==> run a: inputs <==
// alu
module alu #(
    parameter INT_W  = 4,
    parameter FRAC_W = 6,
    parameter INST_W = 4,
    parameter DATA_W = INT_W + FRAC_W
)(
    input                     i_clk,
    input                     i_rst_n,
    input                     i_valid,
    input signed [DATA_W-1:0] i_data_a,
    input signed [DATA_W-1:0] i_data_b,
    input        [INST_W-1:0] i_inst,
    output                    o_valid,
    output       [DATA_W-1:0] o_data
);  
reg [DATA_W-1:0] o_data_w, o_data_r;
reg              o_valid_w, o_valid_r;
assign o_valid = o_valid_r;
assign o_data = o_data_r;
reg [9:0] o_data_t;  
wire signed [10:0] sum_temp;
assign sum_temp = {i_data_a[9],i_data_a} + {i_data_b[9],i_data_b};
wire signed [10:0] sub_temp;
assign sub_temp = {i_data_a[9],i_data_a} - {i_data_b[9],i_data_b};
wire signed [19:0] mult_temp;
wire signed [20:0] mult_rnd;
wire signed [14:0] mult_r;
assign mult_temp = i_data_a * i_data_b;
assign mult_rnd = $signed({mult_temp[19],mult_temp}) + $signed(21'd32);  
assign mult_r = mult_rnd[20:6];
wire signed [20:0] i_data_f;
wire signed [20:0] o_data_f;
wire signed [14:0] mult_f;
assign i_data_f = {{5{o_data_r[9]}},o_data_r,6'b0};
assign o_data_f = i_data_f + $signed({mult_temp[19],mult_temp}) + $signed(21'd32);
assign mult_f = o_data_f[20:6];
wire signed [10:0] tanh_pos;
wire signed [10:0] tanh_neg;
assign tanh_pos = ({i_data_a[9],i_data_a} + $signed(11'd33)) >>> 1;
assign tanh_neg = ({i_data_a[9],i_data_a} - $signed(11'd31)) >>> 1;
always@(*)begin
  ...
make LEC_CHECK=0 CAP_MARGIN=20 CORE_MARGIN=2 CORE_UTILIZATION=72 CTS_CLUSTER_DIAMETER=27 CTS_CLUSTER_SIZE=40 GPL_TIMING_DRIVEN=1 MAX_ROUTING_LAYER=met4 PLACE_DENSITY_LB_ADDON=0.19 SETUP_SLACK_MARGIN=-0.55 SLEW_MARGIN=20 TNS_END_PERCENT=50 finish   # period 8.41 ns
run.sh (not shown) runs the stock make flow with config.mk's settings and CLKGATE_MAP_FILE=.
==> run b: changes against run a <==
- CAP_MARGIN: 20 -> 15
- CORE_UTILIZATION: 72 -> 65
- CTS_CLUSTER_DIAMETER: 27 -> unset
- MAX_ROUTING_LAYER: met4 -> met5
- PLACE_DENSITY_LB_ADDON: 0.19 -> unset
- SETUP_SLACK_MARGIN: -0.55 -> unset
==> flow/constraint.sdc (replaced) <==
create_clock -name core_clock -period 8.17 [get_ports {i_clk}]
set_input_delay 1.6340 -clock core_clock [delete_from_list [all_inputs] [get_ports {i_clk}]]
set_output_delay 1.6340 -clock core_clock [all_outputs]
set_load 0.01 [all_outputs]
==> run summary <==
Status = failed layout checks
Layout Check Fails = setup timing
Cts repair resizes = 164
Floorplan row count = 42
Area of the core region = 0.0133 sq mm
Setup WS pre-CTS = -1130 ps
Number of setup violations in the final report = 10
DP Cell Count = 1539
Estimated wirelength of the detail-placed design = 28000 um
Initial Util = 67.0%
Slack of the critical path = -643 ps
The numbers above come from run b.

==> run summary <==
Status = did not finish
Fail Step = global routing
Error msg = [ERROR GRT-0116] Global routing finished with congestion. Check the congestion regions in the DRC Viewer.
DP Cell Count = 1521
Floorplan row count = 40
The numbers above come from run a.


* * *

==> inputs of job 607 <==
==> flow/design.v <==
module alu #(
    parameter INT_W  = 4,
    parameter FRAC_W = 6,
    parameter INST_W = 4,
    parameter DATA_W = INT_W + FRAC_W
)(
    input                     i_clk,
    input                     i_rst_n,
    input                     i_valid,
    input signed [DATA_W-1:0] i_data_a,
    input signed [DATA_W-1:0] i_data_b,
    input        [INST_W-1:0] i_inst,
    output                    o_valid,
    output       [DATA_W-1:0] o_data
);  
reg [DATA_W-1:0] o_data_w, o_data_r;
reg              o_valid_w, o_valid_r;
assign o_valid = o_valid_r;
assign o_data = o_data_r;
reg [9:0] o_data_t;  
wire signed [10:0] sum_temp;
assign sum_temp = {i_data_a[9],i_data_a} + {i_data_b[9],i_data_b};
wire signed [10:0] sub_temp;
assign sub_temp = {i_data_a[9],i_data_a} - {i_data_b[9],i_data_b};
wire signed [19:0] mult_temp;
wire signed [20:0] mult_rnd;
wire signed [14:0] mult_r;
assign mult_temp = i_data_a * i_data_b;
assign mult_rnd = $signed({mult_temp[19],mult_temp}) + $signed(21'd32);  
assign mult_r = mult_rnd[20:6];
wire signed [20:0] i_data_f;
wire signed [20:0] o_data_f;
wire signed [14:0] mult_f;
assign i_data_f = {{5{o_data_r[9]}},o_data_r,6'b0};
assign o_data_f = i_data_f + $signed({mult_temp[19],mult_temp}) + $signed(21'd32);
assign mult_f = o_data_f[20:6];
wire signed [10:0] tanh_pos;
wire signed [10:0] tanh_neg;
assign tanh_pos = ({i_data_a[9],i_data_a} + $signed(11'd33)) >>> 1;
assign tanh_neg = ({i_data_a[9],i_data_a} - $signed(11'd31)) >>> 1;
always@(*)begin
    o_data_t = 10'd0;
    case(i_inst)
        4'd0:begin  
            if (sum_temp > $signed(11'd511)) o_data_t = 10'b0111_1111_11;
            else if (sum_temp < $signed(-11'sd512)) o_data_t = 10'b1000_0000_00;
            else o_data_t = sum_temp[9:0];
        end
        4'd1:begin  
            if (sub_temp > $signed(11'd511)) o_data_t = 10'b0111_1111_11;
            else if (sub_temp < $signed(-11'sd512)) o_data_t = 10'b1000_0000_00;
            else o_data_t = sub_temp[9:0];
        end
        4'd2:begin  
            if (mult_r > $signed(15'd511)) o_data_t = 10'b0111_1111_11;
            else if (mult_r < $signed(-15'sd512)) o_data_t = 10'b1000_0000_00;
            else o_data_t = mult_r[9:0];
        end
        4'd3:begin  
            if (mult_f > $signed(15'd511)) o_data_t = 10'b0111_1111_11;
            else if (mult_f < $signed(-15'sd512)) o_data_t = 10'b1000_0000_00;
            else o_data_t = mult_f[9:0];
        end
        4'd4:begin  
            if(!i_data_a[9])begin
                if(i_data_a >= 10'b0001_1000_00) o_data_t = 10'b0001_0000_00;
                else if(i_data_a >= 10'b0000_1000_00) o_data_t = tanh_pos[9:0];
                else o_data_t = i_data_a;
            end
            else begin
                if(i_data_a >= 10'b1111_100000) o_data_t = i_data_a;
                else if(i_data_a >= 10'b1110_1000_00) o_data_t = tanh_neg[9:0];
                else o_data_t = 10'b1111_0000_00;
            end
        end
        4'd5:begin  
            o_data_t = i_data_a | (~i_data_b);
        end
        4'd6:begin  
            casez(i_data_a)
            10'b1???_????_??: o_data_t = 10'd0;
            10'b01??_????_??: o_data_t = 10'd1;
            10'b001?_????_??: o_data_t = 10'd2;
            10'b0001_????_??: o_data_t = 10'd3;
            10'b0000_1???_??: o_data_t = 10'd4;
            10'b0000_01??_??: o_data_t = 10'd5;
            10'b0000_001?_??: o_data_t = 10'd6;
            10'b0000_0001_??: o_data_t = 10'd7;
            10'b0000_0000_1?: o_data_t = 10'd8;
            10'b0000_0000_01: o_data_t = 10'd9;
            10'd0: o_data_t = 10'd10;
            endcase
        end
        4'd7:begin  
            casez(i_data_a)
            10'd0: o_data_t = 10'd0;
            10'b????_????_?1: o_data_t = 10'd0;
            10'b????_????_10: o_data_t = 10'd1;
            10'b????_???1_00: o_data_t = 10'd2;
            10'b????_??10_00: o_data_t = 10'd3;
            10'b????_?100_00: o_data_t = 10'd4;
            10'b????_1000_00: o_data_t = 10'd5;
            10'b???1_0000_00: o_data_t = 10'd6;
            10'b??10_0000_00: o_data_t = 10'd7;
            10'b?100_0000_00: o_data_t = 10'd8;
            10'b1000_0000_00: o_data_t = 10'd9;
            endcase
        end
        4'd8:begin  
            o_data_t = i_data_a[9] + i_data_a[8] +i_data_a[7] +i_data_a[6] +i_data_a[5] +i_data_a[4] +i_data_a[3] +i_data_a[2] +i_data_a[1] +i_data_a[0];
        end
        4'd9:begin  
            if(i_data_b == 10'd0) o_data_t = i_data_a;
            else if(i_data_b == 10'd1) o_data_t = {i_data_a[8:0],i_data_a[9]};
            else if(i_data_b == 10'd2) o_data_t = {i_data_a[7:0],i_data_a[9:8]};
            else if(i_data_b == 10'd3) o_data_t = {i_data_a[6:0],i_data_a[9:7]};
            else if(i_data_b == 10'd4) o_data_t = {i_data_a[5:0],i_data_a[9:6]};
            else if(i_data_b == 10'd5) o_data_t = {i_data_a[4:0],i_data_a[9:5]};
            else if(i_data_b == 10'd6) o_data_t = {i_data_a[3:0],i_data_a[9:4]};
            else if(i_data_b == 10'd7) o_data_t = {i_data_a[2:0],i_data_a[9:3]};
            else if(i_data_b == 10'd8) o_data_t = {i_data_a[1:0],i_data_a[9:2]};
            else   o_data_t = {i_data_a[0],i_data_a[9:1]};
        end
    endcase
end
always@(*) begin
    o_data_w = o_data_t;
    o_valid_w = (i_valid == 1'b1)? 1'b1:1'b0;
end
always@(posedge i_clk or negedge i_rst_n) begin
    if (!i_rst_n) begin
        o_data_r <= 'b0;
        o_valid_r <= 'b0;
    end 
    else begin
        if (i_valid) o_data_r <= o_data_w;
        o_valid_r <= o_valid_w;
    end
end
endmodule
==> flow/run.sh <==
#!/bin/bash
# the make line also repeats each setting of config.mk as NAME=value (left out here)
make -C /OpenROAD-flow-scripts/flow DESIGN_CONFIG=/design/flow/config.mk WORK_HOME=/design/flow/orfs CLKGATE_MAP_FILE= finish
==> flow/config.mk <==
export PLATFORM = sky130hd
export DESIGN_NAME = alu
export DESIGN_NICKNAME = alu
export VERILOG_FILES = /design/flow/design.v
export SDC_FILE = /design/flow/constraint.sdc
export NUM_CORES = 4
export LEC_CHECK = 0
export ABC_AREA = 1
export CAP_MARGIN = 20
export CELL_PAD_IN_SITES_GLOBAL_PLACEMENT = 1
export CORE_ASPECT_RATIO = 1.62
export CORE_MARGIN = 4
export CORE_UTILIZATION = 40
export CTS_CLUSTER_SIZE = 33
export GPL_ROUTABILITY_DRIVEN = 1
export SLEW_MARGIN = 20
export TNS_END_PERCENT = 85
==> flow/constraint.sdc <==
create_clock -name core_clock -period 17.5 [get_ports {i_clk}]
set_input_delay 3.5000 -clock core_clock [delete_from_list [all_inputs] [get_ports {i_clk}]]
set_output_delay 3.5000 -clock core_clock [all_outputs]
set_load 0.01 [all_outputs]
==> job 2621: changes against job 607 <==
==> flow/config.mk (replaced) <==
export PLATFORM = sky130hd
export DESIGN_NAME = alu
export DESIGN_NICKNAME = alu
export VERILOG_FILES = /design/flow/design.v
export SDC_FILE = /design/flow/constraint.sdc
export NUM_CORES = 4
export LEC_CHECK = 0
export CAP_MARGIN = 20
export CORE_MARGIN = 2
export CORE_UTILIZATION = 72
export CTS_CLUSTER_SIZE = 25
export PLACE_DENSITY_LB_ADDON = 0.24
export SETUP_SLACK_MARGIN = -0.51
export SLEW_MARGIN = 20
==> flow/constraint.sdc (replaced) <==
create_clock -name core_clock -period 8.69 [get_ports {i_clk}]
set_input_delay 1.7380 -clock core_clock [delete_from_list [all_inputs] [get_ports {i_clk}]]
set_output_delay 1.7380 -clock core_clock [all_outputs]
set_load 0.01 [all_outputs]
==> job 2334: changes against job 607 <==
==> flow/config.mk (replaced) <==
export PLATFORM = sky130hd
export DESIGN_NAME = alu
export DESIGN_NICKNAME = alu
export VERILOG_FILES = /design/flow/design.v
export SDC_FILE = /design/flow/constraint.sdc
export NUM_CORES = 4
export LEC_CHECK = 0
export CAP_MARGIN = 20
export CORE_MARGIN = 2
export CORE_UTILIZATION = 27
export SLEW_MARGIN = 20
==> flow/constraint.sdc (replaced) <==
create_clock -name core_clock -period 10.5 [get_ports {i_clk}]
set_input_delay 2.1000 -clock core_clock [delete_from_list [all_inputs] [get_ports {i_clk}]]
set_output_delay 2.1000 -clock core_clock [all_outputs]
set_load 0.01 [all_outputs]
==> results.txt <==
run metrics: crit path launch type=input pin, Worst Hold Path EP=o_data_r[1]$_DFFE_PN0P_, placed inst area=9960 um^2, Site Rows=66, # setup viols final=0, status=no timing/DRC/antenna violations, final core occ=31.0%, cell repeated most along the worst path=inv_1, Cell area leaders=fa_1, ha_1, inv_1, nand2_1, nor2_1, GRT Util Overall=19.3%, R2R depth=10, die area=34,400 um^2
The numbers above come from job 2334.

==> results.txt <==
run metrics: status=no timing/DRC/antenna violations, R2R depth=16, Hold Startpoint=o_data_r[2]$_DFFE_PN0P_, crit path launch type=input pin, die area=26,700 um^2, Dominant cell area share=20.6%, Worst Hold Path EP=o_data_r[2]$_DFFE_PN0P_, Setup Fix Bufs, Post-CTS=0, Site Rows=72, final core occ=43.7%, Reg area=275 um^2, GRT Util Overall=26.0%, Tool Warnings=51, Cell area leaders=fa_1, nand2_1, ha_1, inv_1, a21oi_1, # setup viols final=0, area growth from synthesis to layout=7.80%, placed inst area=10,300 um^2, cell repeated most along the worst path=nand2_1
The numbers above come from job 607.

==> results.txt <==
run metrics: status=aborted with a tool error, Exit stage=global routing (5_1_grt), stop err=[ERROR GRT-0232] Routing congestion too high. Check the congestion heatmap in the GUI., Cell area leaders=fa_1, ha_1, inv_1, nand2_1, nor2_1, placed inst area=10,700 um^2, die area=13,300 um^2, ao+oa area frac=24.4%, GRT Util Overall=78.2%, # port buffers=37, Gate Count Post-Synth=1,173, Mean Syn Cell Area=7.59 um^2
The numbers above come from job 2621.

